// fpu
module fpu #(
    parameter DATA_WIDTH = 32,
    parameter INST_WIDTH = 1
)(
    input                   i_clk,
    input                   i_rst_n,
    input  [DATA_WIDTH-1:0] i_data_a,
    input  [DATA_WIDTH-1:0] i_data_b,
    input  [INST_WIDTH-1:0] i_inst,
    input                   i_valid,
    output [DATA_WIDTH-1:0] o_data,
    output                  o_valid
);
Size in the first run: ~33 flip-flops, roughly 43000 um^2 of cells after synthesis.
clock: 14.0 ns
lec_check: 0
abc_area: 1
cap_margin: 20
cell_pad_in_sites_detail_placement: 1
cell_pad_in_sites_global_placement: 3
core_margin: 6
core_utilization: 62
cts_cluster_diameter: 209
cts_cluster_size: 18
gpl_timing_driven: 1
max_routing_layer: met4
min_routing_layer: met2
setup_slack_margin: 3.98
slew_margin: 35
tns_end_percent: 65
run.sh (not shown) runs the stock make flow with config.mk's settings and CLKGATE_MAP_FILE=.
The baseline ended with an error in 3_1_place_gp_skip_io.
Change:
--- a/flow/config.mk
+++ b/flow/config.mk
@@ -11 +10,0 @@
-export CELL_PAD_IN_SITES_GLOBAL_PLACEMENT = 3
@@ -15 +14 @@
-export CTS_CLUSTER_SIZE = 18
+export CTS_CLUSTER_SIZE = 66
@@ -17 +15,0 @@
-export MAX_ROUTING_LAYER = met4
=>
- Now the flow stopped in 3_5_place_dp on DPL-0033
- synthesized area is unchanged
- synthesized cell count is unchanged
- die size is unchanged
Change:
--- a/flow/config.mk
+++ b/flow/config.mk
@@ -11,2 +11,2 @@
-export CORE_MARGIN = 6
-export CORE_UTILIZATION = 62
+export CORE_MARGIN = 3
+export CORE_UTILIZATION = 40
@@ -15,3 +15,2 @@
-export GPL_TIMING_DRIVEN = 1
-export MIN_ROUTING_LAYER = met2
-export SETUP_SLACK_MARGIN = 3.98
+export GPL_TIMING_DRIVEN = 0
+export SETUP_SLACK_MARGIN = 3.3
@@ -19 +18 @@
-export TNS_END_PERCENT = 65
+export TNS_END_PERCENT = 20
What happened:
- This time the run completed without violations
- die area increases by 47%
- synthesized area does not change
- synthesized cell count is unchanged
Change:
==> flow/config.mk (replaced) <==
export PLATFORM = sky130hd
export DESIGN_NAME = fpu
export DESIGN_NICKNAME = fpu
export VERILOG_FILES = /design/flow/design.v
export SDC_FILE = /design/flow/constraint.sdc
export NUM_CORES = 4
export LEC_CHECK = 0
export CAP_MARGIN = 20
export CORE_MARGIN = 2
export CORE_UTILIZATION = 65
export CTS_CLUSTER_SIZE = 59
export SLEW_MARGIN = 20
==> flow/constraint.sdc (replaced) <==
create_clock -name core_clock -period 13.0 [get_ports {i_clk}]
set_input_delay 2.6000 -clock core_clock [delete_from_list [all_inputs] [get_ports {i_clk}]]
set_output_delay 2.6000 -clock core_clock [all_outputs]
set_load 0.01 [all_outputs]
Outcome: Now the flow completed, yet does not pass: setup timing. Final cell count falls by 26%. Design area falls by 8.1%. Via count falls by 17%. Worst setup slack gets worse by 0.84 ns. Hold slack gets better by 0.37 ns.
Change:
--- a/flow/config.mk
+++ b/flow/config.mk
@@ -10,2 +10 @@
-export CORE_UTILIZATION = 65
-export CTS_CLUSTER_SIZE = 59
+export CORE_UTILIZATION = 40
==> flow/constraint.sdc (replaced) <==
create_clock -name core_clock -period 14.0 [get_ports {i_clk}]
set_input_delay 2.8000 -clock core_clock [delete_from_list [all_inputs] [get_ports {i_clk}]]
set_output_delay 2.8000 -clock core_clock [all_outputs]
set_load 0.01 [all_outputs]
Result: The new run produced a clean layout. Setup slack improves by 0.50 ns. Synthesized cell count stays the same. Hold slack gets better by 0.20 ns. Die area grows by 61%. Core utilization came out lower by 26 points.
Change:
==> flow/constraint.sdc (replaced) <==
create_clock -name core_clock -period 13.8 [get_ports {i_clk}]
set_input_delay 2.7600 -clock core_clock [delete_from_list [all_inputs] [get_ports {i_clk}]]
set_output_delay 2.7600 -clock core_clock [all_outputs]
set_load 0.01 [all_outputs]
- The new run produced a clean layout
- area after synthesis stays the same
- first-iteration DRC count came out higher by 6.1%
- wire length came out higher by 2.7%
- setup slack got worse by 0.21 ns
- utilization came out higher by 1.3 points
- die area is unchanged
- final area came out higher by 2.8%
